==> 02-02: inputs <==
==> flow/design.v <==
module hbridgecontroller(
input PCLK, 				 
input PRESERN, 				 
input PSEL, 				 
input PENABLE, 				 
output wire PREADY, 		 
output wire PSLVERR,		 
input PWRITE,				 
input [31:0] PADDR,			 
input wire [31:0] PWDATA,	 
output reg [31:0] PRDATA,	 
output reg motor1_pwm,
output reg motor2_pwm,
output reg [1:0] motor1_ctrl,
output reg [1:0] motor2_ctrl
); 
assign PSLVERR = 0;
assign PREADY = 1;
wire write_enable = (PENABLE && PWRITE && PSEL);
wire read_enable = (!PWRITE && PSEL); 
wire M1CTRL_WRITE = write_enable && (PADDR[15:0] == 16'h0000);
wire M1CTRL_READ = read_enable && (PADDR[15:0] == 16'h0000);
wire M2CTRL_WRITE = write_enable && (PADDR[15:0] == 16'h0004);
wire M2CTRL_READ = read_enable && (PADDR[15:0] == 16'h0004);
wire M1SPEED_WRITE = write_enable && (PADDR[15:0] == 16'h0008);
wire M1SPEED_READ = read_enable && (PADDR[15:0] == 16'h0008);
wire M2SPEED_WRITE = write_enable && (PADDR[15:0] == 16'h000c);
wire M2SPEED_READ = read_enable && (PADDR[15:0] == 16'h000c);
reg [31:0] counter;
parameter PWM_PERIOD = 200000;   
reg [31:0] M1_duty, M2_duty;
reg [31:0] M1_duty_v, M2_duty_v;
always @(posedge PCLK)
begin
    if (!PRESERN) counter = 0;
    else if (counter >= PWM_PERIOD) counter = 0;
    else counter = counter + 1;
    if (counter < M1_duty && M1_duty > (PWM_PERIOD >> 4)) motor1_pwm <= 1;
    else motor1_pwm <= 0;
    if (counter < M2_duty && M2_duty > (PWM_PERIOD >> 4)) motor2_pwm <= 1;
    else motor2_pwm <= 0;
end
always @(posedge PCLK)
begin
    M1_duty_v = M1_duty;
    M2_duty_v = M2_duty;
	if(!PRESERN)
	begin
        M1_duty_v = 0;
        M2_duty_v = 0;
        motor1_ctrl = 2'b10;
        motor2_ctrl = 2'b10;
    end
    if (M1CTRL_WRITE)
    begin
        if (PWDATA != 0) motor1_ctrl = 2'b01;
        else motor1_ctrl = 2'b10;
    end
    else if (M1CTRL_READ)
    begin
        if (motor1_ctrl == 2'b10) PRDATA = 1;
        else PRDATA = 0;
    end
    if (M2CTRL_WRITE)
    begin
        if (PWDATA != 0) motor2_ctrl = 2'b01;
        else motor2_ctrl = 2'b10;
    end
    else if (M2CTRL_READ)
    begin
        if (motor2_ctrl == 2'b10) PRDATA = 1;
        else PRDATA = 0;
    end
    else if (M1SPEED_WRITE) 
    begin
        M1_duty_v = (PWM_PERIOD * PWDATA[15:0]) >> 8;
        if (M1_duty_v > PWM_PERIOD) M1_duty_v = PWM_PERIOD;
    end
    else if (M1SPEED_READ) PRDATA = ( M1_duty_v / PWM_PERIOD );
    else if (M2SPEED_WRITE) 
    begin
        M2_duty_v = (PWM_PERIOD * PWDATA[15:0]) >> 8;
        if (M2_duty_v > PWM_PERIOD) M2_duty_v = PWM_PERIOD;
    end
    else if (M2SPEED_READ) PRDATA = ( M2_duty_v / PWM_PERIOD );
    M1_duty <= M1_duty_v;
    M2_duty <= M2_duty_v;
end
endmodule
==> flow/run.sh <==
#!/bin/bash
# the make line also repeats each setting of config.mk as NAME=value (left out here)
make -C /OpenROAD-flow-scripts/flow DESIGN_CONFIG=/design/flow/config.mk WORK_HOME=/design/flow/orfs CLKGATE_MAP_FILE= finish
==> flow/config.mk <==
export PLATFORM = sky130hd
export DESIGN_NAME = hbridgecontroller
export DESIGN_NICKNAME = hbridgecontroller
export VERILOG_FILES = /design/flow/design.v
export SDC_FILE = /design/flow/constraint.sdc
export NUM_CORES = 4
export LEC_CHECK = 0
export ABC_AREA = 1
export CAP_MARGIN = 20
export CORE_MARGIN = 2
export CORE_UTILIZATION = 71
export PLACE_DENSITY_LB_ADDON = 0.11
export SETUP_SLACK_MARGIN = 4.62
export SLEW_MARGIN = 20
==> flow/constraint.sdc <==
create_clock -name core_clock -period 15.4 [get_ports {PCLK}]
set_input_delay 3.0800 -clock core_clock [delete_from_list [all_inputs] [get_ports {PCLK}]]
set_output_delay 3.0800 -clock core_clock [all_outputs]
set_load 0.01 [all_outputs]
==> inputs of 02-07, as changes to 02-02 <==
--- a/flow/config.mk
+++ b/flow/config.mk
@@ -7,8 +7,7 @@
 export LEC_CHECK = 0
-export ABC_AREA = 1
 export CAP_MARGIN = 20
 export CORE_MARGIN = 2
-export CORE_UTILIZATION = 71
-export PLACE_DENSITY_LB_ADDON = 0.11
-export SETUP_SLACK_MARGIN = 4.62
+export CORE_UTILIZATION = 30
+export CTS_CLUSTER_DIAMETER = 400
+export CTS_CLUSTER_SIZE = 94
 export SLEW_MARGIN = 20
==> flow/constraint.sdc (replaced) <==
create_clock -name core_clock -period 30.0 [get_ports {PCLK}]
set_input_delay 6.0000 -clock core_clock [delete_from_list [all_inputs] [get_ports {PCLK}]]
set_output_delay 6.0000 -clock core_clock [all_outputs]
set_load 0.01 [all_outputs]
==> results <==
                                                                                             02-07                     02-02
Result of the run                                                          complete, no violations            did not finish
Last stage reached                                                                               -            global routing
Complex Gates by Area                                                                       27.48%                    10.04%
Yosys xor share                                                                             5.967%                    3.947%
Cell with the most instances after synthesis                                sky130_fd_sc_hd__inv_1  sky130_fd_sc_hd__nand2_1
Final weighted congestion in routability-driven placement                                   0.9019                    0.9265
CTS-repair resized insts                                                                         0                       287
Cells after synthesis                                                                         2271                      2471
Total half-perimeter wirelength after legalization and detailed placement                 41200 µm                  34320 µm
Die span in x                                                                             244.6 µm                  160.8 µm
Worst slack, placed                                                                       5.593 ns                -0.3159 ns
Post-Synthesis Cell Area                                                                 17360 µm²                 17470 µm²
Part of the Yosys area used for sequential elements                                         15.45%                    15.36%
Top cell type's share of synthesized area                                                   15.45%                    15.36%
Number of post-CTS setup repair buffers                                                          0                       134
Yosys adder share                                                                           17.45%                    16.86%
Init Core Util                                                                              30.21%                    72.03%
Cell count after placement                                                                    3096                      2972

==> trial 56: inputs <==
RTL: the design.v shown in full above, as it stands there.
export LEC_CHECK = 0
export ABC_AREA = 1
export CAP_MARGIN = 20
export CORE_MARGIN = 2
export CORE_UTILIZATION = 49
export CTS_CLUSTER_DIAMETER = 386
export CTS_CLUSTER_SIZE = 98
export PLACE_DENSITY = 0.38
export SLEW_MARGIN = 20
create_clock -name core_clock -period 30.0 [get_ports {PCLK}]
run.sh (not shown) runs the stock make flow with config.mk's settings and CLKGATE_MAP_FILE=.
==> inputs of build 4, as changes to trial 56 <==
Settings changed: CORE_UTILIZATION 49 to 68, CTS_CLUSTER_DIAMETER 386 to unset, CTS_CLUSTER_SIZE 98 to unset, PLACE_DENSITY 0.38 to unset.
==> flow/constraint.sdc (replaced) <==
create_clock -name core_clock -period 21.2 [get_ports {PCLK}]
set_input_delay 4.2400 -clock core_clock [delete_from_list [all_inputs] [get_ports {PCLK}]]
set_output_delay 4.2400 -clock core_clock [all_outputs]
set_load 0.01 [all_outputs]
==> inputs of build 80, as changes to trial 56 <==
Settings changed: ABC_AREA 1 to unset, CORE_UTILIZATION 49 to 40, CTS_CLUSTER_DIAMETER 386 to unset, CTS_CLUSTER_SIZE 98 to unset, PLACE_DENSITY 0.38 to unset.
==> comparison <==
Count of clock-buffer cells in the layout: trial 56 < build 4 < build 80.
Against trial 56, the die area of build 80 is higher by 21%.
Critical path depth, lowest first: build 80, trial 56, build 4.
Of trial 56 and build 80, trial 56 has the higher cell count (gap 3.4%, measured against build 80).
Of build 4 and build 80, build 4 has the higher power (gap 43%, measured against build 80).
Of trial 56 and build 80, trial 56 has the higher area after synthesis (gap about 0.6%, measured against build 80).
==> figures <==
| item | trial 56 | build 80 | build 4 |
|---|---|---|---|
| Run status | complete, no violations | complete, no violations | complete, no violations |
| M2 GR Usage | 0.399 | 0.380 | 0.553 |
| Comb power frac | 0.408 | 0.399 | 0.419 |
| Non-clock buffer total of the final layout | 95 | 104 | 95 |
| Pin count of the biggest net entering global routing | 48 | 77 | 60 |
| Non-clock buffering overhead in the final layout | 0.0484 | 0.0514 | 0.0489 |
| Proportion of power drawn by the clock network | 0.323 | 0.325 | 0.309 |
| Cell depth of the worst setup path | 102 | 50 | 104 |
| Utilization of the core after routing | 0.546 | 0.453 | 0.758 |
| Total combinational power | 0.000272 W | 0.000260 W | 0.000390 W |
| Summed standard-cell area reported by yosys | 17500 µm² | 17400 µm² | 17500 µm² |
| Core region area | 35300 µm² | 43000 µm² | 25200 µm² |
| Dominant cell by count in the synthesized netlist | sky130_fd_sc_hd__nand2_1 | sky130_fd_sc_hd__inv_1 | sky130_fd_sc_hd__nand2_1 |
| Number of rows created at floorplan | 69 | 76 | 58 |

==> v3: inputs <==
RTL: the design.v shown in full above, as it stands there.
clock: 30.0 ns
lec_check: 0
cap_margin: 20
core_margin: 2
core_utilization: 40
cts_cluster_diameter: 155
cts_cluster_size: 100
setup_slack_margin: 5.0
slew_margin: 20
==> v22 (differences from v3) <==
- CORE_UTILIZATION: 40 -> 17
- CTS_CLUSTER_DIAMETER: 155 -> unset
- CTS_CLUSTER_SIZE: 100 -> 69
- SETUP_SLACK_MARGIN: 5.0 -> unset
==> v27 (differences from v3) <==
- CORE_UTILIZATION: 40 -> 65
- CTS_CLUSTER_DIAMETER: 155 -> 35
- CTS_CLUSTER_SIZE: 100 -> unset
- SETUP_SLACK_MARGIN: 5.0 -> unset
==> flow/constraint.sdc (replaced) <==
create_clock -name core_clock -period 15.4 [get_ports {PCLK}]
set_input_delay 3.0800 -clock core_clock [delete_from_list [all_inputs] [get_ports {PCLK}]]
set_output_delay 3.0800 -clock core_clock [all_outputs]
set_load 0.01 [all_outputs]
==> qor summary <==
| quantity | v3 | v22 | v27 |
|---|---|---|---|
| Chip Height | 212 microns | 324 microns | 167 microns |
| Horizontal extent of the die | 212 microns | 324 microns | 167 microns |
| Worst reg2reg endpoint | PRDATA[0]$_DFF_P_ | PRDATA[0]$_DFF_P_ | - |
| CP endpoint | PRDATA[0]$_DFF_P_ | PRDATA[0]$_DFF_P_ | - |
| Final Instance Area | 19,500 sq um | 20,400 sq um | - |
| Proportion of power drawn by the clock network | 0.326 | 0.326 | - |
| CTS tree | built | built | - |
| Element type at the critical path end | flip-flop | flip-flop | - |
| Area after detailed placement | 18,900 sq um | 19,900 sq um | 22,700 sq um |
| Slew at the pin closest to its max-slew limit | 0.937 ns | 1.04 ns | - |
| Top routing layer in use | met4 | met5 | - |
| Fraction of cell area in non-clock buffers | 0.0514 | 0.0484 | - |
| Worst ir drop on vdd | 0.0000285 V | 0.0000367 V | - |
| Kind of critical path | input pin to flip-flop | input pin to flip-flop | - |
| Setup slack of the critical path after layout | 6.35 ns | 5.41 ns | - |
| Average detailed-routed wire length per instance | 17.3 microns | 14.0 microns | - |
| Multi-input combinational cell area | 13,800 sq um | 13,800 sq um | - |
| Final worst hold slack | 0.438 ns | 0.438 ns | - |
| Power drawn by the clock network | 212 uW | 212 uW | - |
| Net switching power figure | 236 uW | 237 uW | - |
| Leakage power total | 7.61 nW | 7.60 nW | - |
| Outcome | complete, no violations | complete, no violations | stopped before the end |
| Stage where the flow stopped | - | - | 5_1_grt |
| Routed met3 length | 2070 microns | 3120 microns | - |
| Crit path depth | 50 | 49 | - |
| Ratio of final minimum period to clock period | 0.788 | 0.820 | - |
| Setup Buffers After CTS | 0 | 0 | 54 |
| GP Congestion | 0.890 | 0.898 | 0.977 |

==> garnet <==
// hbridgecontroller: RTL as listed in full above, without the edits since
==> flow/config.mk <==
export PLATFORM = sky130hd
export DESIGN_NAME = hbridgecontroller
export DESIGN_NICKNAME = hbridgecontroller
export VERILOG_FILES = /design/flow/design.v
export SDC_FILE = /design/flow/constraint.sdc
export NUM_CORES = 4
export LEC_CHECK = 0
export ABC_AREA = 1
export CAP_MARGIN = 20
export CORE_MARGIN = 2
export CORE_UTILIZATION = 68
export CTS_CLUSTER_DIAMETER = 400
export CTS_CLUSTER_SIZE = 99
export SLEW_MARGIN = 20
==> flow/constraint.sdc <==
create_clock -name core_clock -period 16.8 [get_ports {PCLK}]
set_input_delay 3.3600 -clock core_clock [delete_from_list [all_inputs] [get_ports {PCLK}]]
set_output_delay 3.3600 -clock core_clock [all_outputs]
set_load 0.01 [all_outputs]
==> delta: changes against garnet <==
- CORE_UTILIZATION: 68 -> 25
- CTS_CLUSTER_DIAMETER: 400 -> 386
- CTS_CLUSTER_SIZE: 99 -> 47
- PLACE_DENSITY: unset -> 0.9
==> flow/constraint.sdc (replaced) <==
create_clock -name core_clock -period 30.0 [get_ports {PCLK}]
set_input_delay 6.0000 -clock core_clock [delete_from_list [all_inputs] [get_ports {PCLK}]]
set_output_delay 6.0000 -clock core_clock [all_outputs]
set_load 0.01 [all_outputs]
==> xenon: changes against garnet <==
- CTS_CLUSTER_DIAMETER: 400 -> 302
- CTS_CLUSTER_SIZE: 99 -> 98
==> flow/constraint.sdc (replaced) <==
create_clock -name core_clock -period 13.6 [get_ports {PCLK}]
set_input_delay 2.7200 -clock core_clock [delete_from_list [all_inputs] [get_ports {PCLK}]]
set_output_delay 2.7200 -clock core_clock [all_outputs]
set_load 0.01 [all_outputs]
==> results.json <==
{
  "tool.error": "[ERROR GRT-0232] Routing congestion too high. Check the congestion heatmap in the GUI.",
  "gr-total-overflow": 263,
  "lastStage": "global routing",
  "rows": 58,
  "grtUsageMet3": 0.754,
  "placedCellCount": 3269,
  "status": "aborted with a tool error"
}
Source of the figures above: xenon

==> results.json <==
{
  "status": "complete, no violations",
  "nMultiInputCombCells": 1881,
  "min_to": "PRDATA[15]",
  "rows": 96,
  "routed_wl_mm": 40.9,
  "gr-total-overflow": 0,
  "grtUsageMet3": 0.0241,
  "placedCellCount": 3488
}
Source of the figures above: delta

==> results.json <==
{
  "status": "complete, no violations",
  "rows": 58,
  "gr-total-overflow": 0,
  "grtUsageMet3": 0.0419,
  "placedCellCount": 2928
}
Source of the figures above: garnet


==> cedar <==
// hbridgecontroller: RTL as listed in full above, without the edits since
Settings: LEC_CHECK=0, ABC_AREA=1, CAP_MARGIN=20, CORE_MARGIN=2, CORE_UTILIZATION=72, CTS_CLUSTER_DIAMETER=374, CTS_CLUSTER_SIZE=99, PLACE_DENSITY=0.37, SLEW_MARGIN=20, TNS_END_PERCENT=5; clock period 5.42 ns.
==> nickel (differences from cedar) <==
==> flow/config.mk (replaced) <==
export PLATFORM = sky130hd
export DESIGN_NAME = hbridgecontroller
export DESIGN_NICKNAME = hbridgecontroller
export VERILOG_FILES = /design/flow/design.v
export SDC_FILE = /design/flow/constraint.sdc
export NUM_CORES = 4
export LEC_CHECK = 0
export CAP_MARGIN = 20
export CORE_ASPECT_RATIO = 1.59
export CORE_MARGIN = 2
export CORE_UTILIZATION = 40
export SLEW_MARGIN = 30
==> flow/constraint.sdc (replaced) <==
create_clock -name core_clock -period 30.0 [get_ports {PCLK}]
set_input_delay 6.0000 -clock core_clock [delete_from_list [all_inputs] [get_ports {PCLK}]]
set_output_delay 6.0000 -clock core_clock [all_outputs]
set_load 0.01 [all_outputs]
==> comparison table <==
metric	cedar	nickel
Status	stopped before the end	finished clean
Last stage reached	clock tree synthesis	-
Placement Rows	56	96
Most common cell in the synthesized netlist	nand2_1	inv_1
Area share of the leading cell type in the synthesized netlist	15.4%	15.5%
DIE HEIGHT	160 microns	267 microns
Post-synthesis simple-gate area fraction	40.9%	24.2%
Area share of fa/ha/maj cells after synthesis	16.9%	17.4%
Summed instance area of the synthesized netlist	17,500 sq um	17,400 sq um
Mean area per synthesized cell	7.07 sq um	7.65 sq um
Die X	160 microns	169 microns
Yosys cell count	2,471	2,271
Post-synthesis sequential area ratio	15.4%	15.5%
Floorplan core density	74.0%	40.4%
Distinct cell type count after synthesis	82	132

==> 11-10 <==
// hbridgecontroller: RTL as listed in full above, without the edits since
clock: 15.4 ns
lec_check: 0
abc_area: 0
cap_margin: 20
core_margin: 2
core_utilization: 72
place_density_lb_addon: 0.0
setup_slack_margin: 4.62
slew_margin: 20
==> inputs of 09-03, as changes to 11-10 <==
- ABC_AREA: 0 -> unset
- CORE_UTILIZATION: 72 -> 57
- PLACE_DENSITY_LB_ADDON: 0.0 -> unset
- SETUP_SLACK_MARGIN: 4.62 -> unset
==> flow/constraint.sdc (replaced) <==
create_clock -name core_clock -period 13.6 [get_ports {PCLK}]
set_input_delay 2.7200 -clock core_clock [delete_from_list [all_inputs] [get_ports {PCLK}]]
set_output_delay 2.7200 -clock core_clock [all_outputs]
set_load 0.01 [all_outputs]
==> flow_metrics.env <==
# flow metrics
export IMPL_place_congestion=0.9506
export IMPL_place_area_mm2=0.02293
export IMPL_setup_violations=3
export IMPL_check_faults="setup timing"
export IMPL_coreArea_mm2=0.02980
export IMPL_fin_ws_ns=-2.188
export IMPL_status="finished with violations"
export IMPL_placed_cells=3266
export IMPL_die_x_um=178.5
export IMPL_fp_dieH_um=178.5
export IMPL_fp_util_pct=58.27
[end of results for 09-03]
==> flow_metrics.env <==
# flow metrics
export IMPL_placed_cells=3153
export IMPL_place_area_mm2=0.02254
export IMPL_coreArea_mm2=0.02354
export IMPL_tool_error="[ERROR DPL-0038] Utilization greater than 100%, impossible to legalize"
export IMPL_fp_dieH_um=159.3
export IMPL_lastStage="clock tree synthesis (4_1_cts)"
export IMPL_status="stopped before the end"
export IMPL_die_x_um=159.3
export IMPL_fp_util_pct=73.75
[end of results for 11-10]
Power and IR drop assume default switching activity.
